<file path="design/flow/constraint.sdc">
create_clock -name core_clock -period 37.0 [get_ports {clk}]
set_input_delay 7.4000 -clock core_clock [delete_from_list [all_inputs] [get_ports {clk}]]
set_output_delay 7.4000 -clock core_clock [all_outputs]
set_load 0.01 [all_outputs]
</file>
<file path="design/flow/run.sh">
#!/bin/bash
# the make line also repeats each setting of config.mk as NAME=value (left out here)
make -C /OpenROAD-flow-scripts/flow DESIGN_CONFIG=/design/flow/config.mk WORK_HOME=/design/flow/orfs CLKGATE_MAP_FILE= finish
</file>
<file path="design/flow/design.v">
module setHexValue (output reg [6:0] display, input [3:0] value);
always @(*)begin 
	case(value)
		0: display  <= 7'b0000001;
		1: display  <= 7'b1001111;
		2: display  <= 7'b0010010;
		3: display  <= 7'b0000110;
		4: display  <= 7'b1001100;
		5: display  <= 7'b0100100;
		6: display  <= 7'b0100000;
		7: display  <= 7'b0001111;
		8: display  <= 7'b0000000;
		9: display  <= 7'b0001100;
		10: display  <= 7'b0001000;
		11: display  <= 7'b1100000;
		12: display  <= 7'b0110001;
		14: display  <= 7'b0110000;
		15: display  <= 7'b0111000;
		default: display <= 7'b1111111;  
		endcase
end
endmodule
module displayHex(output [6:0] Out0, Out1, Out2, Out3, 
					output reg [6:0]Out4, Out5, 
					 Out6, Out7, Out8, Out9, Out10, Out11, Out12, Out13,
					 input [13:0] inputBinary);
reg [3:0] temp0, temp1, temp2, temp3;
wire [6:0] tempOut0, tempOut1, tempOut2, tempOut3;
always @(*)begin
	temp0 <= (inputBinary[0]*1) + (inputBinary[1]*2) +
			(inputBinary[2]*4)+ (inputBinary[3]*8);		
	temp1 <= (inputBinary[4]*1) + (inputBinary[5]*2) +
			(inputBinary[6]*4)+ (inputBinary[7]*8);			
	temp2 <= (inputBinary[8]*1) + (inputBinary[9]*2) +
			(inputBinary[10]*4)+ (inputBinary[11]*8);		
	temp3 <= (inputBinary[12]*1) + (inputBinary[13]*2);	
	Out4 <= 7'b1111111;
	Out5 <= 7'b1111111;
	Out6 <= 7'b1111111;
	Out7 <= 7'b1111111;
	Out8 <= 7'b1111111;
	Out9 <= 7'b1111111;
	Out10 <= 7'b1111111;
	Out11 <= 7'b1111111;
	Out12 <= 7'b1111111;
	Out13 <= 7'b1111111;	
end
setHexValue u1(tempOut0, temp0);
setHexValue u2(tempOut1, temp1);
setHexValue u3(tempOut2, temp2);
setHexValue u4(tempOut3, temp3);
assign Out0 = tempOut0;
assign Out1 = tempOut1;
assign Out2 = tempOut2;
assign Out3 = tempOut3;
endmodule
module displayBinary(output reg [6:0] Out0, Out1, Out2, Out3, Out4, Out5, 
					 Out6, Out7, Out8, Out9, Out10, Out11, Out12, Out13,
					input [13:0] inputBinary);
always @(*)begin
	Out0 <= (inputBinary[0] == 1'b0)?(7'b0000001):(7'b1001111);
	Out1 <= (inputBinary[1] == 1'b0)?(7'b0000001):(7'b1001111);
	Out2 <= (inputBinary[2] == 1'b0)?(7'b0000001):(7'b1001111);
	Out3 <= (inputBinary[3] == 1'b0)?(7'b0000001):(7'b1001111);
	Out4 <= (inputBinary[4] == 1'b0)?(7'b0000001):(7'b1001111);
	Out5 <= (inputBinary[5] == 1'b0)?(7'b0000001):(7'b1001111);
	Out6 <= (inputBinary[6] == 1'b0)?(7'b0000001):(7'b1001111);
	Out7 <= (inputBinary[7] == 1'b0)?(7'b0000001):(7'b1001111);
	Out8 <= (inputBinary[8] == 1'b0)?(7'b0000001):(7'b1001111);
	Out9 <= (inputBinary[9] == 1'b0)?(7'b0000001):(7'b1001111);
	Out10 <= (inputBinary[10] == 1'b0)?(7'b0000001):(7'b1001111);
	Out11 <= (inputBinary[11] == 1'b0)?(7'b0000001):(7'b1001111);
	Out12 <= (inputBinary[12] == 1'b0)?(7'b0000001):(7'b1001111);
	Out13 <= (inputBinary[13] == 1'b0)?(7'b0000001):(7'b1001111);
end 
endmodule
module mux21( 
output reg [6:0] disp0, disp1, disp2, disp3, disp4, disp5, disp6, disp7,  
				disp8, disp9, disp10, disp11, disp12, disp13,
input [13:0] inputBinary, 
input DispSelect);
wire [6:0]Out0, Out1, Out2, Out3, Out4, Out5, Out6, 
	Out7, Out8, Out9, Out10, Out11, Out12, Out13, 
	Out14, Out15, Out16, Out17, Out18, Out19, Out20, 
	Out21, Out22, Out23, Out24, Out25, Out26, Out27;
displayHex hex(Out0, Out1, Out2, Out3, Out4, Out5, Out6, Out7, Out8, 
			Out9, Out10, Out11, Out12, Out13,inputBinary);
displayBinary binary(Out14, Out15, Out16, Out17, Out18, Out19, Out20, 
			Out21, Out22, Out23, Out24, Out25, Out26, Out27, inputBinary);	
always@ (*)begin
	if (DispSelect == 1'b1)begin 
		disp0 <= Out0;
		disp1 <= Out1;
		disp2 <= Out2;
		disp3 <= Out3;
		disp4 <= Out4;
		disp5 <= Out5;
		disp6 <= Out6;
		disp7 <= Out7;
		disp8 <= Out8;
		disp9 <= Out9;
		disp10 <= Out10;
		disp11 <= Out11;
		disp12 <= Out12;
		disp13 <= Out13;
		end
	else begin 
		disp0 <= Out14;
		disp1 <= Out15;
		disp2 <= Out16;
		disp3 <= Out17;
		disp4 <= Out18;
		disp5 <= Out19;
		disp6 <= Out20;
		disp7 <= Out21;
		disp8 <= Out22;
		disp9 <= Out23;
		disp10 <= Out24;
		disp11 <= Out25;
		disp12 <= Out26;
		disp13 <= Out27;
		end
end
endmodule
module MUX81 (
    output reg [13:0] dout,
    input [2:0] sel,
    input [13:0] d1, d2, d3, d4, d5, d6, d7, d8,
    input clk);
    always @ (posedge clk) begin
        casez(sel)
            3'b000: dout <= d1;
            3'b001: dout <= d2;
            3'b010: dout <= d3;
            3'b011: dout <= d4;
            3'b100: dout <= d5;
            3'b101: dout <= d6;
            3'b110: dout <= d7;
            3'b111: dout <= d8;
            default: dout <= 14'bz;
        endcase
    end
endmodule
module register(
    output reg [13:0] q,
    input [13:0] R, ALUout,
    input clk, ldR, ldALU, rst);
    always @ (posedge clk) begin
        if (rst == 1'b1) q <= 14'b0;
        else if (ldR == 1'b1) q <= R;
        else if (ldALU == 1'b1) q <= ALUout;
    end
endmodule
module registerArray(
    output [13:0] rout1, rout2, ramOut,
    input [13:0] rin, ALUin,
    input [7:0] ldR, ldALU,
    input [2:0] selrd1, selrd2, selram,
    input clk, rst);
    wire [13:0] rd0, rd1, rd2, rd3, rd4, rd5, rd6, rd7;
    register R0 (rd0, rin, ALUin, clk, ldR[0], ldALU[0], rst);  
    register R1 (rd1, rin, ALUin, clk, ldR[1], ldALU[1], rst);  
    register R2 (rd2, rin, ALUin, clk, ldR[2], ldALU[2], rst);  
    register R3 (rd3, rin, ALUin, clk, ldR[3], ldALU[3], rst);  
    register R4 (rd4, rin, ALUin, clk, ldR[4], ldALU[4], rst);  
    register R5 (rd5, rin, ALUin, clk, ldR[5], ldALU[5], rst);  
    register R6 (rd6, rin, ALUin, clk, ldR[6], ldALU[6], rst);  
    register R7 (rd7, rin, ALUin, clk, ldR[7], ldALU[7], rst);  
    MUX81 M1 (rout1, selrd1, rd0, rd1, rd2, rd3, rd4, rd5, rd6, rd7, clk);
    MUX81 M2 (rout2, selrd2, rd0, rd1, rd2, rd3, rd4, rd5, rd6, rd7, clk);
    MUX81 M3 (ramOut, selram, rd0, rd1, rd2, rd3, rd4, rd5, rd6, rd7, clk);
endmodule
module ALU (ALU_OUTPUT, ALU_FLAGS, A, B, ALU_OpCode, en, rstFlags, clk);
	output reg [13:0] ALU_OUTPUT;
	output reg [2:0] ALU_FLAGS;
	input [13:0] A, B;
	input [4:0] ALU_OpCode;
	input en, rstFlags, clk;
	reg [27:0] tempMult;
	reg [14:0] tempOver;
	always @(posedge clk or posedge rstFlags) begin
		if (rstFlags == 1'b1) begin  
			ALU_OUTPUT <= 14'd0;
			ALU_FLAGS <= 2'd0;
			tempMult <= 15'd0;
			tempOver <= 15'd0;
		end
		else if (en) case (ALU_OpCode)
			5'b00000: ALU_OUTPUT <= 14'b0;  
			5'b00001: ALU_OUTPUT <= 14'b0;  
			5'b00010: ALU_OUTPUT <= 14'b0;  
			5'b00011: begin  
					tempOver = A + B;
					if (tempOver[14] == 1'b1) ALU_FLAGS <= 3'd3;  
					ALU_OUTPUT <= tempOver[13:0];
			end
			5'b00100: begin  
					if (A < B) begin
						ALU_FLAGS <= 3'd4;  
						ALU_OUTPUT <= 14'b0;
					end
					else ALU_OUTPUT <= A - B; 
			end
			5'b00101: begin  
					tempMult = A * B;
					if (tempMult > 14'd255) ALU_FLAGS <= 3'd3;  
					ALU_OUTPUT <= tempMult[13:0];
			end
			5'b00110: begin  
					if (B == 1'd0) begin
						ALU_FLAGS <= 3'd5;  
						ALU_OUTPUT <= A;
					end
					else ALU_OUTPUT <= A / B; 
			end
			5'b00111: ALU_FLAGS <= (A < B) ? 3'd1:3'd2;  
			5'b01000: ALU_FLAGS <= (A > B) ? 3'd1:3'd2;  
			5'b01001: ALU_FLAGS <= (A <= B) ? 3'd1:3'd2;  
			5'b01010: ALU_FLAGS <= (A >= B) ? 3'd1:3'd2;  
			5'b01011: ALU_FLAGS <= (A == B) ? 3'd1:3'd2;  
			5'b01100: ALU_FLAGS <= (A != B) ? 3'd1:3'd2;  
			5'b01101: ALU_OUTPUT <= A & B;  
			5'b01110: ALU_OUTPUT <= A | B;  
			5'b01111: ALU_OUTPUT <= ~A;  
			5'b10000: ALU_OUTPUT <= A ^ B;  
			5'b10001: begin  
					tempOver = (~A) + 1; 
					if (tempOver[14] == 1'b1) ALU_FLAGS <= 3'd3;  
					ALU_OUTPUT <= tempOver[13:0];
			end
			5'b10010: ALU_OUTPUT <= A << B;  
			5'b10011: ALU_OUTPUT <= A >> B;  
			5'b10100: ALU_OUTPUT <= A << 1;  
			5'b10101: ALU_OUTPUT <= A >> 1;  
			5'b10110: ALU_OUTPUT <= A <<< 1;  
			5'b10111: ALU_OUTPUT <= A >>> 1;  
			5'b11000: ALU_OUTPUT <= {A[12:0], A[13]};  
			5'b11001: ALU_OUTPUT <= {A[0], A[13:1]};  
			5'b11010: ALU_OUTPUT <= 14'b0;  
			5'b11011: ALU_OUTPUT <= 14'b0;  
			5'b11100: begin 
					if((A % 2'd2)== 0) ALU_FLAGS <= 3'd6;
					else ALU_FLAGS <= 3'd7;
			end	
			5'b11101: ALU_OUTPUT <= A;  
			5'b11110: ALU_OUTPUT <= 14'b0;  
			5'b11111: ALU_OUTPUT <= 14'b0;  
			default: ALU_FLAGS <= 3'd0;
		endcase
	end
endmodule
module controlUnit (
    output reg readRAM, writeRAM, ldA, ldB,
    output reg [5:0] address,
    output reg [4:0] opcode,
    output reg [7:0] ldALU, ldR,
    output reg [2:0] result, rega, regb, selram,
    output reg displaySelect,
    output aluEn, halted,
    input [13:0] RAMdata,
    input clk, rst);
    reg [3:0] state;
    reg [5:0] pc;
    reg [13:0] currentInstruction;
    assign aluEn = (state == 4'b0011) || (state == 4'b0110);
    assign halted = (state == 4'b1111);
    always @ (posedge clk, posedge rst) begin
        if (rst == 1'b1) begin
            state <= 4'b0000;
            readRAM <= 1'b0;
            writeRAM <= 1'b0;
            ldA <= 1'b0;
            ldB <= 1'b0;
            displaySelect <= 1'b0;
            selram <= 3'b000;
            opcode <= 5'b00000;
            address <= 6'b000000;
            result <= 3'b000;
            rega <= 3'b000;
            regb <= 3'b000;
            ldALU <= 8'b00000000;
            ldR <= 8'b00000000;
            pc <= 6'b000000;
            currentInstruction <= 14'b0;
        end
        else begin
            case(state)
                4'b0000: begin  
                    readRAM <= 1'b1;
                    state <= 4'b0001;
                    address <= pc;
                end
                4'b0001: begin  
                    readRAM <= 1'b0;
                    opcode <= RAMdata[13:9];
                    result <= RAMdata[8:6];
                    rega <= RAMdata[5:3];
                    regb <= RAMdata[2:0];
                    currentInstruction <= RAMdata[13:0];
                    state <= 4'b0010;
                end
                4'b0010: begin  
                    case (opcode)
                        5'b00000:     state <= 4'b0110;
                        5'b00001:       state <= 4'b0110;
                        5'b00010:      state <= 4'b0110;
                        5'b00011:       state <= 4'b0011;
                        5'b00100:       state <= 4'b0011;
                        5'b00101:       state <= 4'b0011;
                        5'b00110:       state <= 4'b0011;
                        5'b00111:     state <= 4'b0110;
                        5'b01000:     state <= 4'b0110;
                        5'b01001:     state <= 4'b0110;
                        5'b01010:     state <= 4'b0110;
                        5'b01011:     state <= 4'b0110;
                        5'b01100:     state <= 4'b0110;
                        5'b01101:      state <= 4'b0011;
                        5'b01110:       state <= 4'b0011;
                        5'b01111:      state <= 4'b0011;
                        5'b10000:      state <= 4'b0011;
                        5'b10001:   state <= 4'b0011;
                        5'b10010:      state <= 4'b0011;
                        5'b10011:      state <= 4'b0011;
                        5'b10100:       state <= 4'b0011;
                        5'b10101:       state <= 4'b0011;
                        5'b10110:       state <= 4'b0011;
                        5'b10111:       state <= 4'b0011;
                        5'b11000:       state <= 4'b0011;
                        5'b11001:       state <= 4'b0011;
                        5'b11010:     state <= 4'b1100;
                        5'b11011:     state <= 4'b1101;
                        5'b11100:       state <= 4'b0110;
                        5'b11101:       state <= 4'b0011;
                        5'b11110:       state <= 4'b0100;
                        5'b11111:       state <= 4'b0101;
                        default:    state <= 4'b0000;
                    endcase
                end
                4'b0011: begin  
                    case(result)
                        3'b000: ldALU <= 8'b00000001;
                        3'b001: ldALU <= 8'b00000010;
                        3'b010: ldALU <= 8'b00000100;
                        3'b011: ldALU <= 8'b00001000;
                        3'b100: ldALU <= 8'b00010000;
                        3'b101: ldALU <= 8'b00100000;
                        3'b110: ldALU <= 8'b01000000;
                        3'b111: ldALU <= 8'b10000000;
                        default: ldALU <= 8'b00000000;
                    endcase
                    state <= 4'b0111;
                end
                4'b0100: begin  
                    readRAM <= 1'b1;
                    address <= RAMdata[5:0];
                    case(result)
                        3'b000: ldR <= 8'b00000001;
                        3'b001: ldR <= 8'b00000010;
                        3'b010: ldR <= 8'b00000100;
                        3'b011: ldR <= 8'b00001000;
                        3'b100: ldR <= 8'b00010000;
                        3'b101: ldR <= 8'b00100000;
                        3'b110: ldR <= 8'b01000000;
                        3'b111: ldR <= 8'b10000000;
                        default: ldR <= 8'b00000000;
                    endcase
                    state <= 4'b0111;
                end
                4'b0101: begin  
                    address <= RAMdata[5:0];
                    selram <= result;
                    state <= 4'b0111;
                end
                4'b0110: begin  
                    if (opcode == 5'b00001) state <= 4'b1111;
                    else state <= 4'b0111;
                end
                4'b0111: begin  
                    if (opcode == 5'b11111) writeRAM <= 1'b1;
                    if (opcode == 5'b11010) displaySelect <= 1'b0;
                    if (opcode == 5'b11011) displaySelect <= 1'b1;
                    state <= 4'b1000;
                end 
                4'b1000: begin  
                    state <= 4'b1011;
                end
                4'b1001: begin
                end
                4'b1010: begin
                end
                4'b1011: begin  
                    ldALU <= 8'b00000000;
                    readRAM <= 1'b0;
                    ldR <= 8'b00000000;
                    writeRAM <= 1'b0;
                    ldA <= 1'b0;
                    pc <= pc + 1;
                    state <= 4'b0000;
                end
                4'b1100: begin  
                    ldA <= 1'b1;
                    state <= 4'b0111;
                end
                4'b1101: begin  
                    ldA <= 1'b1;
                    state <= 4'b0111;
                end
                4'b1111: begin  
                    state <= 4'b1111;
                end
                default: state <= 4'b0000;
            endcase
        end
    end
endmodule
module CPU (
    output [6:0] disp0, disp1, disp2, disp3, disp4, disp5, disp6, disp7, disp8, disp9, disp10, disp11, disp12, disp13,
    output [2:0] flags,
    output halted,
    output [5:0] mem_addr,
    output mem_wr,
    output [13:0] mem_wdata,
    input [13:0] mem_rdata,
    input clk, rst);
    wire [13:0] data_o, A, B, ALUout, ramOut, inputBinary;
    wire [7:0] ldR, ldALU;
    wire [5:0] address;
    wire [4:0] opcode;
    wire [2:0] result, rega, regb, selram;
    wire readRAM, writeRAM, displaySelect, ldA, ldB, aluEn;
    assign data_o = mem_rdata;
    assign mem_addr = address;
    assign mem_wr = writeRAM;
    assign mem_wdata = ramOut;
    registerArray RA1 (A, B, ramOut, data_o, ALUout, ldR, ldALU, rega, regb, selram, clk, rst);
    ALU A1 (ALUout, flags, A, B, opcode, aluEn, rst, clk);
    controlUnit CU1 (readRAM, writeRAM, ldA, ldB, address, opcode, ldALU, ldR, result, rega, regb, selram, displaySelect, aluEn, halted, data_o, clk, rst);
    register disreg (inputBinary, A, B, clk, ldA, ldB, rst);
    mux21 display (disp0, disp1, disp2, disp3, disp4, disp5, disp6, disp7, disp8, disp9, disp10, disp11, disp12, disp13, inputBinary, displaySelect); 
endmodule
</file>
<file path="design/flow/config.mk">
export PLATFORM = sky130hd
export DESIGN_NAME = CPU
export DESIGN_NICKNAME = CPU
export VERILOG_FILES = /design/flow/design.v
export SDC_FILE = /design/flow/constraint.sdc
export NUM_CORES = 4
export LEC_CHECK = 0
export CAP_MARGIN = 20
export CELL_PAD_IN_SITES_GLOBAL_PLACEMENT = 3
export CORE_MARGIN = 2
export CORE_UTILIZATION = 65
export GPL_ROUTABILITY_DRIVEN = 0
export GPL_TIMING_DRIVEN = 1
export MIN_ROUTING_LAYER = met1
export SLEW_MARGIN = 20
</file>
==> flow.log, run 1 <==
[report] extracting results
INFO  metric synth_top_flop_cell = sky130_fd_sc_hd__dfxtp_1
INFO  metric syn_area = 0.0294 sq mm
INFO  metric ys_area = 0.0294 sq mm
INFO  metric proportion_of_netlist_area_held_by_the_largest_area_contributor = 0.114
INFO  metric synth-adder-area-share = 0.208
INFO  metric yosys.stat.seqShare = 0.173
INFO  metric site_rows = 77
INFO  metric flow.first_error = [ERROR GPL-0301] Utilization 143.848 % exceeds 100%.
INFO  metric edf_count = 0
INFO  metric synthDominantAreaCellType = sky130_fd_sc_hd__dfxtp_1
INFO  metric synth.lib_cells_used.distinct = 99
INFO  metric die_area = 0.0470 sq mm
INFO  metric status = did not finish
INFO  metric synth_warnings = 9
INFO  metric synth_xor_xnor_area_share = 0.0226
INFO  metric fp_util = 0.662
INFO  metric simple_gate_share = 0.188
INFO  metric synth.area.top_cells = sky130_fd_sc_hd__dfxtp_1 (11%), sky130_fd_sc_hd__ha_1 (11%), sky130_fd_sc_hd__fa_1 (9.7%)
INFO  metric floorplan.core_area = 0.0444 sq mm
INFO  metric fp.dieW = 217 microns
INFO  metric synth_compound_gate_area_share = 0.200
INFO  metric outcome.stop_stage = global placement without I/O
INFO  metric post_synth_mux_area_share = 0.124
INFO  metric synth.logic.top_family = adder cells
INFO  metric synthArstFlopShare = 0.291
INFO  metric synthMostInstantiatedCell = sky130_fd_sc_hd__nor2_1
INFO  metric yosys-stat-cells = 3,753
INFO  metric post_synth_most_frequent_cells = sky130_fd_sc_hd__nor2_1 (550), sky130_fd_sc_hd__nand2_1 (328), sky130_fd_sc_hd__a21oi_1 (270), sky130_fd_sc_hd__ha_1 (260), sky130_fd_sc_hd__inv_1 (246)
INFO  metric synth.avg_cell_area = 7.84 sq um
INFO  metric synth_flop_count = 237
INFO  metric die_height = 217 microns
INFO  metric post_synth_inst_count = 3,753
==> run 2, diff against run 1 <==
- ABC_AREA: unset -> 0
- CAP_MARGIN: 20 -> 15
- CELL_PAD_IN_SITES_DETAIL_PLACEMENT: unset -> 1
- CELL_PAD_IN_SITES_GLOBAL_PLACEMENT: 3 -> unset
- CORE_ASPECT_RATIO: unset -> 0.97
- CORE_MARGIN: 2 -> 7
- CORE_UTILIZATION: 65 -> 63
- CTS_CLUSTER_DIAMETER: unset -> 245
- CTS_CLUSTER_SIZE: unset -> 45
- GPL_TIMING_DRIVEN: 1 -> unset
- HOLD_SLACK_MARGIN: unset -> 0.12
- MAX_ROUTING_LAYER: unset -> met5
- MIN_ROUTING_LAYER: met1 -> unset
- PLACE_DENSITY_LB_ADDON: unset -> 0.11
- SETUP_SLACK_MARGIN: unset -> 2.91
- TNS_END_PERCENT: unset -> 45
- clock period: 37.0 -> 18.1 ns (I/O delays scaled with it)
==> flow.log, run 2 <==
[report] extracting results
INFO  metric synthDominantAreaCellType = sky130_fd_sc_hd__dfxtp_1
INFO  metric yosys-stat-cells = 3,753
INFO  metric syn_area = 0.0294 sq mm
INFO  metric synth.lib_cells_used.distinct = 99
INFO  metric site_rows = 77
INFO  metric proportion_of_netlist_area_held_by_the_largest_area_contributor = 0.114
INFO  metric synth.avg_cell_area = 7.84 sq um
INFO  metric synth-adder-area-share = 0.208
INFO  metric synth.area.top_cells = sky130_fd_sc_hd__dfxtp_1 (11%), sky130_fd_sc_hd__ha_1 (11%), sky130_fd_sc_hd__fa_1 (9.7%)
INFO  metric synth_compound_gate_area_share = 0.200
INFO  metric ioPinCount = 139
INFO  metric die_height = 227 microns
INFO  metric simple_gate_share = 0.188
INFO  metric fp_util = 0.641
INFO  metric post_synth_mux_area_share = 0.124
INFO  metric edf_count = 0
INFO  metric post_synth_inst_count = 3,753
INFO  metric synth_warnings = 9
INFO  metric synth.logic.top_family = adder cells
INFO  metric flow.first_error = [ERROR DPL-0033] detailed placement checks failed during check placement.
INFO  metric floorplan.core_area = 0.0459 sq mm
INFO  metric synth_xor_xnor_area_share = 0.0226
INFO  metric fp.dieW = 233 microns
INFO  metric die_area = 0.0529 sq mm
INFO  metric post_synth_most_frequent_cells = sky130_fd_sc_hd__nor2_1 (550), sky130_fd_sc_hd__nand2_1 (328), sky130_fd_sc_hd__a21oi_1 (270), sky130_fd_sc_hd__ha_1 (260), sky130_fd_sc_hd__inv_1 (246)
INFO  metric yosys.stat.seqShare = 0.173
INFO  metric status = did not finish
INFO  metric outcome.stop_stage = detailed placement
INFO  metric port_buffers = 127
INFO  metric synthMostInstantiatedCell = sky130_fd_sc_hd__nor2_1
INFO  metric synth_top_flop_cell = sky130_fd_sc_hd__dfxtp_1
INFO  metric synth_flop_count = 237
INFO  metric synthArstFlopShare = 0.291
INFO  metric ys_area = 0.0294 sq mm
-- run 2: metrics by stage --
step                    TNS, ps  std cells  worst slack [ps]  instance area, sq um
after floorplan           -3750       3762             -2710                 29900
after global placement    -3080       4491             -2350                 32900
==> run 3, diff against run 2 <==
- ABC_AREA: 0 -> unset
- CAP_MARGIN: 15 -> 20
- CELL_PAD_IN_SITES_DETAIL_PLACEMENT: 1 -> unset
- CORE_ASPECT_RATIO: 0.97 -> unset
- CORE_MARGIN: 7 -> 2
- CORE_UTILIZATION: 63 -> 65
- CTS_CLUSTER_DIAMETER: 245 -> 30
- CTS_CLUSTER_SIZE: 45 -> 55
- GPL_ROUTABILITY_DRIVEN: 0 -> unset
- HOLD_SLACK_MARGIN: 0.12 -> unset
- MAX_ROUTING_LAYER: met5 -> met4
- PLACE_DENSITY_LB_ADDON: 0.11 -> unset
- SETUP_SLACK_MARGIN: 2.91 -> unset
- TNS_END_PERCENT: 45 -> unset
- clock period: 18.1 -> 13.1 ns (I/O delays scaled with it)
==> flow.log, run 3 <==
[report] extracting results
INFO  metric pre_cts_ws = -8170 ps
INFO  metric synthMostInstantiatedCell = sky130_fd_sc_hd__nor2_1
INFO  metric synth_xor_xnor_area_share = 0.0226
INFO  metric synth-adder-area-share = 0.208
INFO  metric port_buffers = 127
INFO  metric yosys-stat-cells = 3,753
INFO  metric clock_tree.root_cell = sky130_fd_sc_hd__clkbuf_16
INFO  metric die_area = 0.0470 sq mm
INFO  metric post_synth_mux_area_share = 0.124
INFO  metric fp.dieW = 217 microns
INFO  metric synth.logic.top_family = adder cells
INFO  metric synth_top_flop_cell = sky130_fd_sc_hd__dfxtp_1
INFO  metric yosys.stat.seqShare = 0.173
INFO  metric synth.avg_cell_area = 7.84 sq um
INFO  metric fp_util = 0.662
INFO  metric syn_area = 0.0294 sq mm
INFO  metric site_rows = 77
INFO  metric synthDominantAreaCellType = sky130_fd_sc_hd__dfxtp_1
INFO  metric clock-sinks = 237
INFO  metric htreeDepth = 2
INFO  metric proportion_of_netlist_area_held_by_the_largest_area_contributor = 0.114
INFO  metric outcome.stop_stage = global routing
INFO  metric last_weighted_congestion_value_of_the_routability_driven_placer = 1.11
INFO  metric synth_warnings = 9
INFO  metric synth_flop_count = 237
INFO  metric synth_compound_gate_area_share = 0.200
INFO  metric synth.area.top_cells = sky130_fd_sc_hd__dfxtp_1 (11%), sky130_fd_sc_hd__ha_1 (11%), sky130_fd_sc_hd__fa_1 (9.7%)
INFO  metric status = did not finish
INFO  metric edf_count = 0
INFO  metric post_synth_inst_count = 3,753
INFO  metric synthArstFlopShare = 0.291
INFO  metric ys_area = 0.0294 sq mm
INFO  metric simple_gate_share = 0.188
INFO  metric hpwl = 82,400 microns
INFO  metric die_height = 217 microns
INFO  metric synth.lib_cells_used.distinct = 99
INFO  metric ioPinCount = 139
INFO  metric post_synth_most_frequent_cells = sky130_fd_sc_hd__nor2_1 (550), sky130_fd_sc_hd__nand2_1 (328), sky130_fd_sc_hd__a21oi_1 (270), sky130_fd_sc_hd__ha_1 (260), sky130_fd_sc_hd__inv_1 (246)
INFO  metric floorplan.core_area = 0.0444 sq mm
INFO  metric numCtsBuffers = 35
INFO  metric clockBufferDepth = 3
==> run 3: stage by stage <==
step	hold WS [ps]	cells	cell area (sq um)
after floorplan	444	3762	29900
after detailed placement	494	4514	33100
after global placement	468	4513	33000
after CTS	507	4618	35200
==> run 3: what timing repair did <==
item	4_1_cts
hold buffers	0
buffers inserted	43
gates resized	117
pin swaps	85
setup endpoints to repair	5
==> run 4, diff against run 3 <==
- ABC_AREA: unset -> 0
- CORE_MARGIN: 2 -> 9
- CORE_UTILIZATION: 65 -> 40
- CTS_CLUSTER_DIAMETER: 30 -> unset
- CTS_CLUSTER_SIZE: 55 -> unset
- GPL_ROUTABILITY_DRIVEN: unset -> 0
- GPL_TIMING_DRIVEN: unset -> 1
- MIN_ROUTING_LAYER: unset -> met1
- PLACE_DENSITY_LB_ADDON: unset -> 0.23
- clock period: 13.1 -> 14.4 ns (I/O delays scaled with it)
==> flow.log, run 4 <==
[report] extracting results
INFO  metric grt_use_met2 = 0.421
INFO  metric post_synth_mux_area_share = 0.124
INFO  metric slew_headroom = 0.200
INFO  metric hold_path_depth = 1
INFO  metric ioPinCount = 139
INFO  metric tightest_slew = 1200 ps
INFO  metric clock_tree.root_cell = sky130_fd_sc_hd__clkbuf_16
INFO  metric max_cap_violations = 0
INFO  metric synth_xor_xnor_area_share = 0.0226
INFO  metric finalWorstSetupSlack = -6630 ps
INFO  metric timing.critical_path.depth = 110
INFO  metric floorplan.core_area = 0.0730 sq mm
INFO  metric synth.lib_cells_used.distinct = 99
INFO  metric postRouteWirelength = 113,000 microns
INFO  metric fin_crit_sh = 1.46
INFO  metric avgViaCountPerCell = 5.90
INFO  metric synth_top_flop_cell = sky130_fd_sc_hd__dfxtp_1
INFO  metric cpPeakStageDelay = 520 ps
INFO  metric synthArstFlopShare = 0.291
INFO  metric clkLatencyLatePin = 570 ps
INFO  metric crit_slowest_cell = sky130_fd_sc_hd__or4b_4
INFO  metric synth.logic.top_family = adder cells
INFO  metric yosys-stat-cells = 3,753
INFO  metric drtPass1Iterations = 6
INFO  metric cp_num_buf_inv = 13
INFO  metric antenna-diode-count = 0
INFO  metric vias = 29.7k
INFO  metric setup_total_negative_slack = -16,290 ps
INFO  metric edf_count = 0
INFO  metric gr_overflow_total = 0
INFO  metric grt-busiest-layer = met2
INFO  metric worst_min_delay_path_startpoint = CU1.pc[5]
INFO  metric setup.reg_to_reg.worst_slack = -6630 ps
INFO  metric ys_area = 0.0294 sq mm
INFO  metric numCtsBuffers = 26
INFO  metric worst_setup_path_endpoint = A1.ALU_OUTPUT[0]
INFO  metric fin_worst_skew = 20.2 ps
INFO  metric count_of_warning_messages_emitted_by_the_tools = 74
INFO  metric cts.clk_slew.worst_paths = 60 ps
INFO  metric detailedRoute.firstIterationViolations = 3,129
INFO  metric r2r_end = A1.ALU_OUTPUT[0]
INFO  metric port_buffers = 127
INFO  metric criticalPathCategory = reg2reg
INFO  metric clock.fmax = 47.5 MHz
INFO  metric r2r.worst_path.cells = 110
INFO  metric path_max_fanout = 6
INFO  metric antenna_found_initial = 0
INFO  metric holdCritPathClass = reg2reg
INFO  metric fp_util = 0.403
INFO  metric die_height = 289 microns
INFO  metric grt_pass1_wl = 170,000 microns
INFO  metric antenna_violating_nets_remaining = 0
INFO  metric failed_layout_checks = setup timing
INFO  metric post_synth_most_frequent_cells = sky130_fd_sc_hd__nor2_1 (550), sky130_fd_sc_hd__nand2_1 (328), sky130_fd_sc_hd__a21oi_1 (270), sky130_fd_sc_hd__ha_1 (260), sky130_fd_sc_hd__inv_1 (246)
INFO  metric grt_max_degree = 71
INFO  metric route.detailed.wl_per_inst = 22.4 microns
INFO  metric clockBufferDepth = 3
INFO  metric clock-sinks = 237
INFO  metric grt.met1_usage = 0.342
INFO  metric timing.critical_path.from_type = flop
INFO  metric status = complete, but fails checks
INFO  metric worst_setup_path_startpoint = RA1.M2.dout[0]
INFO  metric cp_common_cell = sky130_fd_sc_hd__o21a_1
INFO  metric simple_gate_share = 0.188
INFO  metric synth_warnings = 9
INFO  metric crit_required = 14,820 ps
INFO  metric htreeDepth = 1
INFO  metric final-setup-viol-count = 4
INFO  metric hpwl = 79,700 microns
INFO  metric site_rows = 99
INFO  metric tritoncts_clock_tree = built
INFO  metric proportion_of_netlist_area_held_by_the_largest_area_contributor = 0.114
INFO  metric synth.avg_cell_area = 7.84 sq um
INFO  metric final_hold_viol_count = 0
INFO  metric via_count_of_the_first_global_routing_pass = 28.1k
INFO  metric holdWs = 472 ps
INFO  metric areaGrowthSynthToFinish = 22.7%
INFO  metric drt_drc_violations_left = 0
INFO  metric cp-end-kind = flop
INFO  metric yosys.stat.seqShare = 0.173
INFO  metric synth_flop_count = 237
INFO  metric synthDominantAreaCellType = sky130_fd_sc_hd__dfxtp_1
INFO  metric synth.area.top_cells = sky130_fd_sc_hd__dfxtp_1 (11%), sky130_fd_sc_hd__ha_1 (11%), sky130_fd_sc_hd__fa_1 (9.7%)
INFO  metric timing.final.max_slew_violations = 0
INFO  metric syn_area = 0.0294 sq mm
INFO  metric critPathArrivalTime = 21,450 ps
INFO  metric grt.met3_usage = 0.0351
INFO  metric post_synth_inst_count = 3,753
INFO  metric cts_hold_buffers = 0
INFO  metric die_area = 0.0836 sq mm
INFO  metric critical-path-top-delay-family = AND-OR/OR-AND gates
INFO  metric unrepaired_setup_endpoints_after_global_routing = yes
INFO  metric fp.dieW = 289 microns
INFO  metric synth-adder-area-share = 0.208
INFO  metric synth_compound_gate_area_share = 0.200
INFO  metric reg2reg_from = RA1.M2.dout[0]
INFO  metric grt_util_all_layers = 0.266
INFO  metric synthMostInstantiatedCell = sky130_fd_sc_hd__nor2_1
INFO  metric design.final.nets = 4,478
INFO  metric final_period_minus_worst_setup_slack = 21,030 ps
INFO  metric min_to = CU1.pc[5]
run 4: per-layer routing:
metal | part of all wire | vias up
met5 | 0 | -
met2 | 0.46 | 1431
li1 | - | 13689
met4 | 0.043 | 0
met3 | 0.088 | 313
met1 | 0.41 | 14302
run 4: per-stage QoR:
stage               setup slack (ps)   util  instance area (sq um)  cells
floorplan                      -6410      -                  29900   3762
global placement               -6170  0.461                  33700   4900
detailed placement             -6620  0.461                  33700   4900
CTS                            -5840  0.485                  35400   5007
global route                   -7490  0.495                  36100   5038
finish                         -6630  0.495                  36100   5038
run 4: repair_timing:
action                     in CTS  in global routing
pin swaps                      53                106
resized                        84                 79
cloned                          1                  0
setup endpoints to repair       4                  5
buffers inserted               59                 34
run 4: cell type report:
type | instances | area [sq um]
Clock inverter | 11 | 176
Tap cell | 959 | 1200
Clock buffer | 37 | 753
Timing Repair Buffer | 602 | 4880
Multi-Input combinational cell | 2932 | 23000
Sequential cell | 237 | 5100
Fill cell | 7025 | 36900
Inverter | 260 | 990
==> run 5, diff against run 4 <==
- ABC_AREA: 0 -> 1
- GPL_TIMING_DRIVEN: 1 -> 0
- MIN_ROUTING_LAYER: met1 -> met2
==> flow.log, run 5 <==
[report] extracting results
INFO  metric dp.cells = 5,173
INFO  metric synth.avg_cell_area = 6.89 sq um
INFO  metric port_buffers = 113
INFO  metric site_rows = 97
INFO  metric clockBufferDepth = 3
INFO  metric post_synth_mux_area_share = 0
INFO  metric synth_warnings = 9
INFO  metric synth_xor_xnor_area_share = 0.0244
INFO  metric simple_gate_share = 0.223
INFO  metric yosys.stat.seqShare = 0.180
INFO  metric synthArstFlopShare = 0.291
INFO  metric grt_util_all_layers = 0.561
INFO  metric cts_hold_buffers = 0
INFO  metric synthDominantAreaCellType = sky130_fd_sc_hd__dfxtp_1
INFO  metric post_synth_inst_count = 4,108
INFO  metric syn_area = 0.0283 sq mm
INFO  metric hpwl = 89,600 microns
INFO  metric synthMostInstantiatedCell = sky130_fd_sc_hd__nand2_1
INFO  metric outcome.stop_stage = global routing
INFO  metric synth.lib_cells_used.distinct = 77
INFO  metric flow.first_error = [ERROR GRT-0232] Routing congestion too high. Check the congestion heatmap in the GUI.
INFO  metric post_synth_most_frequent_cells = sky130_fd_sc_hd__nand2_1 (789), sky130_fd_sc_hd__inv_1 (650), sky130_fd_sc_hd__a21oi_1 (297), sky130_fd_sc_hd__ha_1 (260), sky130_fd_sc_hd__nor2_1 (239)
INFO  metric synth.logic.top_family = simple AND/OR/NAND/NOR gates
INFO  metric clock-sinks = 237
INFO  metric synth_flop_count = 237
INFO  metric synth_top_flop_cell = sky130_fd_sc_hd__dfxtp_1
INFO  metric synth.area.top_cells = sky130_fd_sc_hd__dfxtp_1 (12%), sky130_fd_sc_hd__ha_1 (11%), sky130_fd_sc_hd__nand2_1 (10%)
INFO  metric status = did not finish
INFO  metric postPlaceCellArea = 0.0312 sq mm
INFO  metric synth_compound_gate_area_share = 0.218
INFO  metric gr_overflow_total = 1
INFO  metric proportion_of_netlist_area_held_by_the_largest_area_contributor = 0.119
INFO  metric fp_util = 0.404
INFO  metric fp.dieW = 284 microns
INFO  metric numCtsBuffers = 26
INFO  metric ys_area = 0.0283 sq mm
INFO  metric floorplan.core_area = 0.0701 sq mm
INFO  metric edf_count = 0
INFO  metric die_area = 0.0807 sq mm
INFO  metric yosys-stat-cells = 4,108
INFO  metric synth-adder-area-share = 0.216
INFO  metric htreeDepth = 1
INFO  metric ioPinCount = 139
INFO  metric die_height = 284 microns
INFO  metric clock_tree.root_cell = sky130_fd_sc_hd__clkbuf_16
==> run 5: routing by layer <==
layer	global-route usage	overflow
met1	-	-
met2	0.582	1
met3	0.625	0
met4	0.413	0
met5	-	-
==> run 5: through the flow <==
stage | hold slack, ps | util | setup WS, ps
2_1_floorplan | 446 | - | -2280
4_1_cts | 486 | 0.474 | -4220
3_5_place_dp | 473 | 0.445 | -6890
3_3_place_gp | 469 | 0.444 | -6800
==> run 5: timing repair <==
| action | CTS |
|---|---|
| setup endpoints to repair | 5 |
| cloned | 2 |
| resized | 108 |
| buffers inserted | 81 |
| pin swaps | 59 |
| hold endpoints to repair | 0 |
==> run 6, diff against run 5 <==
- CAP_MARGIN: 20 -> 10
- CELL_PAD_IN_SITES_DETAIL_PLACEMENT: unset -> 1
- CELL_PAD_IN_SITES_GLOBAL_PLACEMENT: unset -> 3
- CORE_ASPECT_RATIO: unset -> 0.81
- CORE_MARGIN: 9 -> 2
- CTS_CLUSTER_DIAMETER: unset -> 123
- CTS_CLUSTER_SIZE: unset -> 27
- GPL_ROUTABILITY_DRIVEN: 0 -> 1
- HOLD_SLACK_MARGIN: unset -> 0.05
- MAX_ROUTING_LAYER: met4 -> unset
- PLACE_DENSITY: unset -> 0.47
- PLACE_DENSITY_LB_ADDON: 0.23 -> unset
- SETUP_SLACK_MARGIN: unset -> -1.92
- SLEW_MARGIN: 20 -> 10
- clock period: 14.4 -> 24.0 ns (I/O delays scaled with it)
==> flow.log, run 6 <==
[report] extracting results
INFO  metric pre_cts_ws = -111 ps
INFO  metric synth_warnings = 9
INFO  metric port_buffers = 113
INFO  metric post_synth_mux_area_share = 0
INFO  metric post-cts-setup-buffer-count = 0
INFO  metric status = did not finish
INFO  metric synth.logic.top_family = simple AND/OR/NAND/NOR gates
INFO  metric proportion_of_netlist_area_held_by_the_largest_area_contributor = 0.119
INFO  metric numCtsBuffers = 12
INFO  metric simple_gate_share = 0.223
INFO  metric synthArstFlopShare = 0.291
INFO  metric die_height = 243 microns
INFO  metric post_synth_most_frequent_cells = sky130_fd_sc_hd__nand2_1 (789), sky130_fd_sc_hd__inv_1 (650), sky130_fd_sc_hd__a21oi_1 (297), sky130_fd_sc_hd__ha_1 (260), sky130_fd_sc_hd__nor2_1 (239)
INFO  metric cts_hold_buffers = 0
INFO  metric flow.first_error = [ERROR GRT-0116] Global routing finished with congestion. Check the congestion regions in the DRC Viewer.
INFO  metric cts-resized-gates = 0
INFO  metric ys_area = 0.0283 sq mm
INFO  metric hpwl = 103,000 microns
INFO  metric grt_util_all_layers = 0.611
INFO  metric edf_count = 0
INFO  metric synth_flop_count = 237
INFO  metric last_weighted_congestion_value_of_the_routability_driven_placer = 1.28
INFO  metric synth_top_flop_cell = sky130_fd_sc_hd__dfxtp_1
INFO  metric synth.lib_cells_used.distinct = 77
INFO  metric clockBufferDepth = 3
INFO  metric clock_tree.root_cell = sky130_fd_sc_hd__clkbuf_16
INFO  metric yosys-stat-cells = 4,108
INFO  metric htreeDepth = 1
INFO  metric post_synth_inst_count = 4,108
INFO  metric synth.area.top_cells = sky130_fd_sc_hd__dfxtp_1 (12%), sky130_fd_sc_hd__ha_1 (11%), sky130_fd_sc_hd__nand2_1 (10%)
INFO  metric outcome.stop_stage = global routing
INFO  metric floorplan.core_area = 0.0699 sq mm
INFO  metric synth_xor_xnor_area_share = 0.0244
INFO  metric syn_area = 0.0283 sq mm
INFO  metric synth_compound_gate_area_share = 0.218
INFO  metric ioPinCount = 139
INFO  metric synthDominantAreaCellType = sky130_fd_sc_hd__dfxtp_1
INFO  metric site_rows = 87
INFO  metric gr_overflow_total = 32
INFO  metric synth-adder-area-share = 0.216
INFO  metric synth.avg_cell_area = 6.89 sq um
INFO  metric yosys.stat.seqShare = 0.180
INFO  metric synthMostInstantiatedCell = sky130_fd_sc_hd__nand2_1
INFO  metric clock-sinks = 237
INFO  metric fp.dieW = 300 microns
INFO  metric fp_util = 0.405
INFO  metric die_area = 0.0730 sq mm
-- run 6: routing by layer --
layer / track usage / overflow
met1: - / -
met2: 0.634 / 1
met3: 0.797 / 25
met4: 0.285 / 2
met5: 0.481 / 4
-- run 6: per-stage QoR --
step                      std cells  cell area, sq um  setup TNS (ps)  hold slack, ps
after CTS                      5185             31100            -182             487
after global placement         5164             30700               0             462
after floorplan                4117             28400               0             446
after detailed placement       5167             30700            -111             472
==> run 7, diff against run 6 <==
- ABC_AREA: 1 -> 0
- CELL_PAD_IN_SITES_DETAIL_PLACEMENT: 1 -> unset
- CELL_PAD_IN_SITES_GLOBAL_PLACEMENT: 3 -> unset
- CORE_ASPECT_RATIO: 0.81 -> 0.97
- CORE_UTILIZATION: 40 -> 63
- CTS_CLUSTER_DIAMETER: 123 -> 103
- CTS_CLUSTER_SIZE: 27 -> unset
- GPL_ROUTABILITY_DRIVEN: 1 -> 0
- GPL_TIMING_DRIVEN: 0 -> unset
- HOLD_SLACK_MARGIN: 0.05 -> 0.12
- MAX_ROUTING_LAYER: unset -> met5
- MIN_ROUTING_LAYER: met2 -> unset
- PLACE_DENSITY: 0.47 -> unset
- PLACE_DENSITY_LB_ADDON: unset -> 0.11
- SETUP_SLACK_MARGIN: -1.92 -> 2.91
- SLEW_MARGIN: 10 -> 20
- TNS_END_PERCENT: unset -> 45
- clock period: 24.0 -> 18.1 ns (I/O delays scaled with it)
==> flow.log, run 7 <==
[report] extracting results
INFO  metric status = complete, but fails checks
INFO  metric fin_cells = 4,612
INFO  metric site_rows = 77
INFO  metric cts.clk_slew.worst_paths = 70 ps
INFO  metric clock.fmax = 47.2 MHz
INFO  metric vias = 31.3k
INFO  metric antenna_found_initial = 4
INFO  metric path_max_fanout = 8
INFO  metric synthMostInstantiatedCell = sky130_fd_sc_hd__nor2_1
INFO  metric clkLatencyLatePin = 560 ps
INFO  metric critPathArrivalTime = 21,560 ps
INFO  metric ys_area = 0.0294 sq mm
INFO  metric detailedRoute.firstIterationViolations = 4,649
INFO  metric finalWorstSetupSlack = -3070 ps
INFO  metric die_height = 217 microns
INFO  metric proportion_of_netlist_area_held_by_the_largest_area_contributor = 0.114
INFO  metric timing.critical_path.from_type = flop
INFO  metric post_synth_inst_count = 3,753
INFO  metric crit_slowest_cell = sky130_fd_sc_hd__or4b_4
INFO  metric hold_path_depth = 1
INFO  metric grt_max_degree = 81
INFO  metric setup.reg_to_reg.worst_slack = -3070 ps
INFO  metric r2r_end = A1.ALU_OUTPUT[0]
INFO  metric antenna_violating_nets_remaining = 0
INFO  metric worst_min_delay_path_startpoint = CU1.pc[5]
INFO  metric tritoncts_clock_tree = built
INFO  metric cts_hold_buffers = 0
INFO  metric synth.lib_cells_used.distinct = 99
INFO  metric worst_setup_path_endpoint = A1.ALU_OUTPUT[0]
INFO  metric synth_top_flop_cell = sky130_fd_sc_hd__dfxtp_1
INFO  metric reg2reg_from = RA1.M2.dout[4]
INFO  metric tightest_slew = 1350 ps
INFO  metric post_synth_most_frequent_cells = sky130_fd_sc_hd__nor2_1 (550), sky130_fd_sc_hd__nand2_1 (328), sky130_fd_sc_hd__a21oi_1 (270), sky130_fd_sc_hd__ha_1 (260), sky130_fd_sc_hd__inv_1 (246)
INFO  metric crit_required = 18,490 ps
INFO  metric wl_met3 = 14,600 microns
INFO  metric synth_flop_count = 237
INFO  metric route.layer.met1.wl = 38,900 microns
INFO  metric timing.final.max_slew_violations = 0
INFO  metric cpPeakStageDelay = 570 ps
INFO  metric final-setup-viol-count = 2
INFO  metric failed_layout_checks = setup timing
INFO  metric synthDominantAreaCellType = sky130_fd_sc_hd__dfxtp_1
INFO  metric min_to = CU1.pc[5]
INFO  metric edf_count = 0
INFO  metric route.detailed.wl_per_inst = 23.8 microns
INFO  metric ioPinCount = 139
INFO  metric port_buffers = 127
INFO  metric slew_headroom = 0.0936
INFO  metric gr_overflow_total = 0
INFO  metric final_period_minus_worst_setup_slack = 21,170 ps
INFO  metric synth.area.top_cells = sky130_fd_sc_hd__dfxtp_1 (11%), sky130_fd_sc_hd__ha_1 (11%), sky130_fd_sc_hd__fa_1 (9.7%)
INFO  metric die_area = 0.0484 sq mm
INFO  metric fp.dieW = 223 microns
INFO  metric avgViaCountPerCell = 6.78
INFO  metric fp_util = 0.641
INFO  metric clock_tree.root_cell = sky130_fd_sc_hd__clkbuf_16
INFO  metric postRouteWirelength = 110,000 microns
INFO  metric timing.critical_path.depth = 109
INFO  metric synth.logic.top_family = adder cells
INFO  metric synth_warnings = 9
INFO  metric design_area = 0.0350 sq mm
INFO  metric max_cap_violations = 0
INFO  metric fin_worst_skew = 34.0 ps
INFO  metric post_synth_mux_area_share = 0.124
INFO  metric synth.avg_cell_area = 7.84 sq um
INFO  metric filler_cell_count = 3,331
INFO  metric worst_setup_path_startpoint = RA1.M2.dout[4]
INFO  metric count_of_warning_messages_emitted_by_the_tools = 74
INFO  metric via_count_of_the_first_global_routing_pass = 30.5k
INFO  metric cp-end-kind = flop
INFO  metric drt_drc_violations_left = 0
INFO  metric synth_xor_xnor_area_share = 0.0226
INFO  metric critical-path-top-delay-family = AND-OR/OR-AND gates
INFO  metric yosys-stat-cells = 3,753
INFO  metric design.final.nets = 4,421
INFO  metric hpwl = 75,600 microns
INFO  metric grt_util_all_layers = 0.439
INFO  metric clock-sinks = 237
INFO  metric cp_common_cell = sky130_fd_sc_hd__ha_4
INFO  metric pre_cts_ws = -3130 ps
INFO  metric clockBufferDepth = 3
INFO  metric holdCritPathClass = reg2reg
INFO  metric synth_compound_gate_area_share = 0.200
INFO  metric yosys.stat.seqShare = 0.173
INFO  metric dp.cells = 4,515
INFO  metric r2r.worst_path.cells = 109
INFO  metric syn_area = 0.0294 sq mm
INFO  metric synth-adder-area-share = 0.208
INFO  metric htreeDepth = 1
INFO  metric postPlaceCellArea = 0.0331 sq mm
INFO  metric drtPass1Iterations = 12
INFO  metric areaGrowthSynthToFinish = 18.9%
INFO  metric final_hold_viol_count = 0
INFO  metric grt_pass1_wl = 168,000 microns
INFO  metric criticalPathCategory = reg2reg
INFO  metric numCtsBuffers = 23
INFO  metric fin_crit_sh = 1.17
INFO  metric floorplan.core_area = 0.0459 sq mm
INFO  metric topRoutingLayerUsed = met5
INFO  metric unrepaired_setup_endpoints_after_global_routing = yes
INFO  metric holdWs = 495 ps
INFO  metric simple_gate_share = 0.188
INFO  metric synthArstFlopShare = 0.291
INFO  metric dr_wl_met2 = 47,000 microns
INFO  metric cp_num_buf_inv = 13
run 7: timing repair:
action                                  CTS  global route
resized                                  52            91
pin swaps                                35            56
endpoints found under the setup margin    4             5
endpoints found under the hold margin     0             0
setup buffers                            20            34
run 7: per-stage QoR:
step                       util  TNS (ps)
after floorplan               -     -3750
after global placement    0.721     -2970
after detailed placement  0.721     -4500
after CTS                 0.746     -3300
after global routing      0.763     -6330
final                     0.763     -4460
run 7: layout make-up:
cell class                      instances  area (sq um)  share of cell area
Multi-Input combinational cell       2931         22900               0.654
Sequential cell                       237          5100               0.146
Timing Repair Buffer                  549          4500               0.129
Inverter                              260           988              0.0283
Tap cell                              592           741              0.0212
Clock buffer                           25           593              0.0170
Clock inverter                         17           163             0.00465
Antenna cell                            1          2.50           0.0000716
run 7: per-layer routing:
layer,vias up,track usage
li1,13560,-
met1,14609,0.546
met2,2377,0.679
met3,710,0.116
met4,4,0.281
met5,-,0
==> run 8, diff against run 7 <==
- ABC_AREA: 0 -> unset
- CAP_MARGIN: 10 -> 20
- CORE_ASPECT_RATIO: 0.97 -> unset
- CORE_UTILIZATION: 63 -> 58
- CTS_CLUSTER_DIAMETER: 103 -> unset
- GPL_ROUTABILITY_DRIVEN: 0 -> unset
- HOLD_SLACK_MARGIN: 0.12 -> unset
- MAX_ROUTING_LAYER: met5 -> unset
- PLACE_DENSITY_LB_ADDON: 0.11 -> unset
- SETUP_SLACK_MARGIN: 2.91 -> unset
- TNS_END_PERCENT: 45 -> unset
- clock period: 18.1 -> 12.9 ns (I/O delays scaled with it)
==> flow.log, run 8 <==
[report] extracting results
INFO  metric site_rows = 82
INFO  metric finalWorstSetupSlack = -8020 ps
INFO  metric slew_headroom = 0.154
INFO  metric synth-adder-area-share = 0.208
INFO  metric final_period_minus_worst_setup_slack = 20,920 ps
INFO  metric max_cap_violations = 0
INFO  metric simple_gate_share = 0.188
INFO  metric status = complete, but fails checks
INFO  metric final_hold_viol_count = 0
INFO  metric synthArstFlopShare = 0.291
INFO  metric holdWs = 480 ps
INFO  metric cp_num_buf_inv = 7
INFO  metric worst_setup_path_startpoint = RA1.M2.dout[0]
INFO  metric synth.logic.top_family = adder cells
INFO  metric drt_drc_violations_left = 0
INFO  metric synth_top_flop_cell = sky130_fd_sc_hd__dfxtp_1
INFO  metric cpPeakStageDelay = 570 ps
INFO  metric r2r.worst_path.cells = 106
INFO  metric design.final.nets = 4,447
INFO  metric detailedRoute.firstIterationViolations = 3,266
INFO  metric grt_max_degree = 81
INFO  metric final-setup-viol-count = 5
INFO  metric timing.critical_path.from_type = flop
INFO  metric reg2reg_from = RA1.M2.dout[0]
INFO  metric clockBufferDepth = 3
INFO  metric fin_crit_sh = 1.62
INFO  metric worst_setup_path_endpoint = A1.ALU_OUTPUT[0]
INFO  metric grt_pass1_wl = 175,000 microns
INFO  metric critical-path-top-delay-family = AND-OR/OR-AND gates
INFO  metric last_weighted_congestion_value_of_the_routability_driven_placer = 1.02
INFO  metric ioPinCount = 139
INFO  metric yosys-stat-cells = 3,753
INFO  metric post_synth_inst_count = 3,753
INFO  metric synth_flop_count = 237
INFO  metric cts.clk_slew.worst_paths = 70 ps
INFO  metric die_area = 0.0525 sq mm
INFO  metric antenna_violating_nets_remaining = 0
INFO  metric fin_worst_skew = 43.3 ps
INFO  metric setup.reg_to_reg.worst_slack = -8020 ps
INFO  metric vias = 30.8k
INFO  metric fp_util = 0.587
INFO  metric cp-end-kind = flop
INFO  metric r2r_end = A1.ALU_OUTPUT[0]
INFO  metric synth.lib_cells_used.distinct = 99
INFO  metric crit_slowest_cell = sky130_fd_sc_hd__or4b_4
INFO  metric unrepaired_setup_endpoints_after_global_routing = yes
INFO  metric dp.cells = 4,623
INFO  metric die_height = 229 microns
INFO  metric tritoncts_clock_tree = built
INFO  metric timing.final.max_slew_violations = 0
INFO  metric criticalPathCategory = reg2reg
INFO  metric worst_min_delay_path_startpoint = CU1.pc[5]
INFO  metric tightest_slew = 1270 ps
INFO  metric hpwl = 80,100 microns
INFO  metric ys_area = 0.0294 sq mm
INFO  metric hold_path_depth = 1
INFO  metric synth.area.top_cells = sky130_fd_sc_hd__dfxtp_1 (11%), sky130_fd_sc_hd__ha_1 (11%), sky130_fd_sc_hd__fa_1 (9.7%)
INFO  metric design_area = 0.0354 sq mm
INFO  metric syn_area = 0.0294 sq mm
INFO  metric antenna_found_initial = 4
INFO  metric synth_xor_xnor_area_share = 0.0226
INFO  metric synth_compound_gate_area_share = 0.200
INFO  metric cp_common_cell = sky130_fd_sc_hd__ha_4
INFO  metric via_count_of_the_first_global_routing_pass = 30.4k
INFO  metric failed_layout_checks = setup timing
INFO  metric critPathArrivalTime = 21,350 ps
INFO  metric clkLatencyLatePin = 560 ps
INFO  metric min_to = CU1.pc[5]
INFO  metric edf_count = 0
INFO  metric postRouteWirelength = 114,000 microns
INFO  metric clock-sinks = 237
INFO  metric route.detailed.wl_per_inst = 24.2 microns
INFO  metric htreeDepth = 1
INFO  metric count_of_warning_messages_emitted_by_the_tools = 76
INFO  metric fp.dieW = 229 microns
INFO  metric crit_required = 13,330 ps
INFO  metric port_buffers = 127
INFO  metric synth.avg_cell_area = 7.84 sq um
INFO  metric synth_warnings = 9
INFO  metric numCtsBuffers = 23
INFO  metric grt_util_all_layers = 0.425
INFO  metric avgViaCountPerCell = 6.54
INFO  metric proportion_of_netlist_area_held_by_the_largest_area_contributor = 0.114
INFO  metric timing.critical_path.depth = 106
INFO  metric clock.fmax = 47.8 MHz
INFO  metric post_synth_most_frequent_cells = sky130_fd_sc_hd__nor2_1 (550), sky130_fd_sc_hd__nand2_1 (328), sky130_fd_sc_hd__a21oi_1 (270), sky130_fd_sc_hd__ha_1 (260), sky130_fd_sc_hd__inv_1 (246)
INFO  metric drtPass1Iterations = 7
INFO  metric postPlaceCellArea = 0.0334 sq mm
INFO  metric synthDominantAreaCellType = sky130_fd_sc_hd__dfxtp_1
INFO  metric cts_hold_buffers = 0
INFO  metric gr_overflow_total = 0
INFO  metric fin_cells = 4,718
INFO  metric clock_tree.root_cell = sky130_fd_sc_hd__clkbuf_16
INFO  metric synthMostInstantiatedCell = sky130_fd_sc_hd__nor2_1
INFO  metric yosys.stat.seqShare = 0.173
INFO  metric floorplan.core_area = 0.0501 sq mm
INFO  metric post_synth_mux_area_share = 0.124
INFO  metric holdCritPathClass = reg2reg
INFO  metric path_max_fanout = 7
INFO  metric areaGrowthSynthToFinish = 20.4%
[run 8: cell type report]
class                           instances  area [sq um]
Sequential cell                       237          5100
Tap cell                              672           841
Antenna cell                            1          2.50
Multi-Input combinational cell       2931         22900
Timing Repair Buffer                  575          4730
Fill cell                            4080         14700
Inverter                              260           988
Clock buffer                           31           656
Clock inverter                         11           153
[run 8: per-stage QoR]
step	setup TNS, ps	setup slack (ps)	utilization
finish	-23160	-8020	0.707
global route	-27350	-9040	0.707
CTS	-20200	-7410	0.701
detailed placement	-24260	-8350	0.667
global placement	-22500	-7960	0.667
floorplan	-21810	-7910	-
[run 8: per-layer routing]
metal / up-vias / GRT usage / share of wire
met5: - / 0 / 0.00036
met4: 6 / 0.253 / 0.069
met3: 508 / 0.0776 / 0.11
met2: 2033 / 0.671 / 0.44
met1: 14665 / 0.543 / 0.39
li1: 13626 / - / -
[run 8: timing repair]
item                                    in CTS  in global routing
pin swaps                                   66                 37
setup buffers                               39                 13
endpoints found under the setup margin       5                  6
gates cloned                                 1                  0
gates resized                              110                 42
==> run 9, diff against run 8 <==
- ABC_AREA: unset -> 1
- CORE_UTILIZATION: 58 -> 69
- CTS_CLUSTER_DIAMETER: unset -> 211
- CTS_CLUSTER_SIZE: unset -> 98
- PLACE_DENSITY: unset -> 0.6
- TNS_END_PERCENT: unset -> 5
- clock period: 12.9 -> 15.2 ns (I/O delays scaled with it)
==> flow.log, run 9 <==
[report] extracting results
INFO  metric synth.logic.top_family = simple AND/OR/NAND/NOR gates
INFO  metric flow.first_error = [ERROR GRT-0232] Routing congestion too high. Check the congestion heatmap in the GUI.
INFO  metric yosys.stat.seqShare = 0.180
INFO  metric clock-sinks = 237
INFO  metric synthMostInstantiatedCell = sky130_fd_sc_hd__nand2_1
INFO  metric syn_area = 0.0283 sq mm
INFO  metric ys_area = 0.0283 sq mm
INFO  metric edf_count = 0
INFO  metric site_rows = 74
INFO  metric gr_overflow_total = 703
INFO  metric numCtsBuffers = 6
INFO  metric synthDominantAreaCellType = sky130_fd_sc_hd__dfxtp_1
INFO  metric outcome.stop_stage = global routing
INFO  metric simple_gate_share = 0.223
INFO  metric clock_tree.root_cell = sky130_fd_sc_hd__clkbuf_16
INFO  metric synth_xor_xnor_area_share = 0.0244
INFO  metric hpwl = 81,000 microns
INFO  metric clockBufferDepth = 3
INFO  metric grt_util_all_layers = 0.870
INFO  metric htreeDepth = 1
INFO  metric die_height = 207 microns
INFO  metric synth_top_flop_cell = sky130_fd_sc_hd__dfxtp_1
INFO  metric cts_hold_buffers = 0
INFO  metric synth-adder-area-share = 0.216
INFO  metric status = did not finish
INFO  metric fp.dieW = 207 microns
INFO  metric synth.avg_cell_area = 6.89 sq um
INFO  metric synth.lib_cells_used.distinct = 77
INFO  metric floorplan.core_area = 0.0406 sq mm
INFO  metric post_synth_most_frequent_cells = sky130_fd_sc_hd__nand2_1 (789), sky130_fd_sc_hd__inv_1 (650), sky130_fd_sc_hd__a21oi_1 (297), sky130_fd_sc_hd__ha_1 (260), sky130_fd_sc_hd__nor2_1 (239)
INFO  metric port_buffers = 127
INFO  metric ioPinCount = 139
INFO  metric synth_compound_gate_area_share = 0.218
INFO  metric synth_flop_count = 237
INFO  metric proportion_of_netlist_area_held_by_the_largest_area_contributor = 0.119
INFO  metric yosys-stat-cells = 4,108
INFO  metric fp_util = 0.697
INFO  metric synth_warnings = 9
INFO  metric synthArstFlopShare = 0.291
INFO  metric last_weighted_congestion_value_of_the_routability_driven_placer = 1.15
INFO  metric post_synth_mux_area_share = 0
INFO  metric post_synth_inst_count = 4,108
INFO  metric die_area = 0.0427 sq mm
INFO  metric synth.area.top_cells = sky130_fd_sc_hd__dfxtp_1 (12%), sky130_fd_sc_hd__ha_1 (11%), sky130_fd_sc_hd__nand2_1 (10%)
[run 9: per-layer routing]
metal	overflow	track usage
met1	112	0.854
met2	362	1.00
met3	75	0.775
met4	142	0.841
met5	12	0.624
[run 9: stage by stage]
step	setup WS [ps]	utilization	std cells	area, sq um
floorplan	-1560	-	4117	28600
detailed placement	-2730	0.784	4866	31900
global placement	-1810	0.784	4866	31900
CTS	-2070	0.829	4979	33700
[run 9: what timing repair did]
action                                  CTS
gates cloned                              3
endpoints found under the setup margin    3
pin swaps                               151
gates resized                           191
buffers inserted                        102
endpoints found under the hold margin     0
==> run 10, diff against run 9 <==
- ABC_AREA: 1 -> 0
- CELL_PAD_IN_SITES_GLOBAL_PLACEMENT: unset -> 2
- CORE_MARGIN: 2 -> 3
- CORE_UTILIZATION: 69 -> 21
- CTS_CLUSTER_DIAMETER: 211 -> unset
- CTS_CLUSTER_SIZE: 98 -> 17
- MAX_ROUTING_LAYER: unset -> met5
- PLACE_DENSITY: 0.6 -> unset
- PLACE_DENSITY_LB_ADDON: unset -> 0.14
- TNS_END_PERCENT: 5 -> 45
- clock period: 15.2 -> 29.3 ns (I/O delays scaled with it)
==> flow.log, run 10 <==
[report] extracting results
INFO  metric status = no timing/DRC/antenna violations
INFO  metric synth_flop_count = 237
INFO  metric ys_area = 0.0294 sq mm
INFO  metric areaGrowthSynthToFinish = 13.0%
INFO  metric site_rows = 136
INFO  metric grt_max_degree = 70
INFO  metric post_synth_mux_area_share = 0.124
INFO  metric r2r_end = A1.ALU_OUTPUT[0]
INFO  metric yosys.stat.seqShare = 0.173
INFO  metric cpPeakStageDelay = 560 ps
INFO  metric simple_gate_share = 0.188
INFO  metric cts.clk_slew.worst_paths = 70 ps
INFO  metric synth-adder-area-share = 0.208
INFO  metric setup_total_negative_slack = 0 ps
INFO  metric synth_top_flop_cell = sky130_fd_sc_hd__dfxtp_1
INFO  metric postRouteWirelength = 143,000 microns
INFO  metric holdCritPathClass = reg2reg
INFO  metric avgViaCountPerCell = 4.92
INFO  metric timing.critical_path.depth = 101
INFO  metric clockBufferDepth = 3
INFO  metric floorplan.core_area = 0.138 sq mm
INFO  metric synth.avg_cell_area = 7.84 sq um
INFO  metric grt_util_all_layers = 0.190
INFO  metric clock_tree.root_cell = sky130_fd_sc_hd__clkbuf_16
INFO  metric critPathArrivalTime = 27,400 ps
INFO  metric proportion_of_netlist_area_held_by_the_largest_area_contributor = 0.114
INFO  metric criticalPathCategory = reg2reg
INFO  metric numCtsBuffers = 31
INFO  metric gr_overflow_total = 0
INFO  metric cp-end-kind = flop
INFO  metric worst_setup_path_startpoint = RA1.M2.dout[12]
INFO  metric clkLatencyLatePin = 600 ps
INFO  metric antenna_found_initial = 3
INFO  metric port_buffers = 127
INFO  metric worst_min_delay_path_startpoint = CU1.pc[5]
INFO  metric post_synth_most_frequent_cells = sky130_fd_sc_hd__nor2_1 (550), sky130_fd_sc_hd__nand2_1 (328), sky130_fd_sc_hd__a21oi_1 (270), sky130_fd_sc_hd__ha_1 (260), sky130_fd_sc_hd__inv_1 (246)
INFO  metric synth.area.top_cells = sky130_fd_sc_hd__dfxtp_1 (11%), sky130_fd_sc_hd__ha_1 (11%), sky130_fd_sc_hd__fa_1 (9.7%)
INFO  metric htreeDepth = 1
INFO  metric crit_required = 29,760 ps
INFO  metric fin_worst_skew = 21.0 ps
INFO  metric synth_warnings = 9
INFO  metric post_synth_inst_count = 3,753
INFO  metric filler_cell_count = 15.3k
INFO  metric final_hold_viol_count = 0
INFO  metric grt_pass1_wl = 205,000 microns
INFO  metric slew_headroom = 0.168
INFO  metric hpwl = 103,000 microns
INFO  metric tritoncts_clock_tree = built
INFO  metric yosys-stat-cells = 3,753
INFO  metric cts-resized-gates = 0
INFO  metric unrepaired_setup_endpoints_after_global_routing = no
INFO  metric cp_num_buf_inv = 4
INFO  metric cp_common_cell = sky130_fd_sc_hd__ha_1
INFO  metric max_cap_violations = 0
INFO  metric synth_xor_xnor_area_share = 0.0226
INFO  metric critical-path-top-delay-family = AND-OR/OR-AND gates
INFO  metric ioPinCount = 139
INFO  metric setup.reg_to_reg.worst_slack = 2360 ps
INFO  metric route.detailed.wl_per_inst = 25.7 microns
INFO  metric synthDominantAreaCellType = sky130_fd_sc_hd__dfxtp_1
INFO  metric synth.lib_cells_used.distinct = 99
INFO  metric vias = 27.4k
[run 10: routing by layer]
| metal | global-route usage | part of all wire |
|---|---|---|
| met1 | 0.262 | 0.47 |
| met2 | 0.331 | 0.48 |
| met3 | 0.0117 | 0.030 |
| met4 | 0.0350 | 0.018 |
| met5 | 0 | 0 |
[run 10: final cells by class]
class	count	area (sq um)	area share
Sequential cell	237	5110	0.154
Timing Repair Buffer	212	1910	0.0575
Antenna cell	1	2.50	0.0000753
Multi-Input combinational cell	2931	21900	0.659
Inverter	260	977	0.0294
Clock inverter	17	134	0.00403
Clock buffer	40	860	0.0259
Tap cell	1863	2330	0.0701
[run 10: metrics by stage]
step	cells	instance area [sq um]	util	hold WS, ps	setup slack (ps)
after floorplan	3762	29400	-	444	5410
after CTS	5560	33200	0.240	475	2030
after global placement	5503	32200	0.233	461	2400
final	5561	33200	0.240	469	2360
after global routing	5560	33200	0.240	477	148
after detailed placement	5503	32200	0.233	463	2130
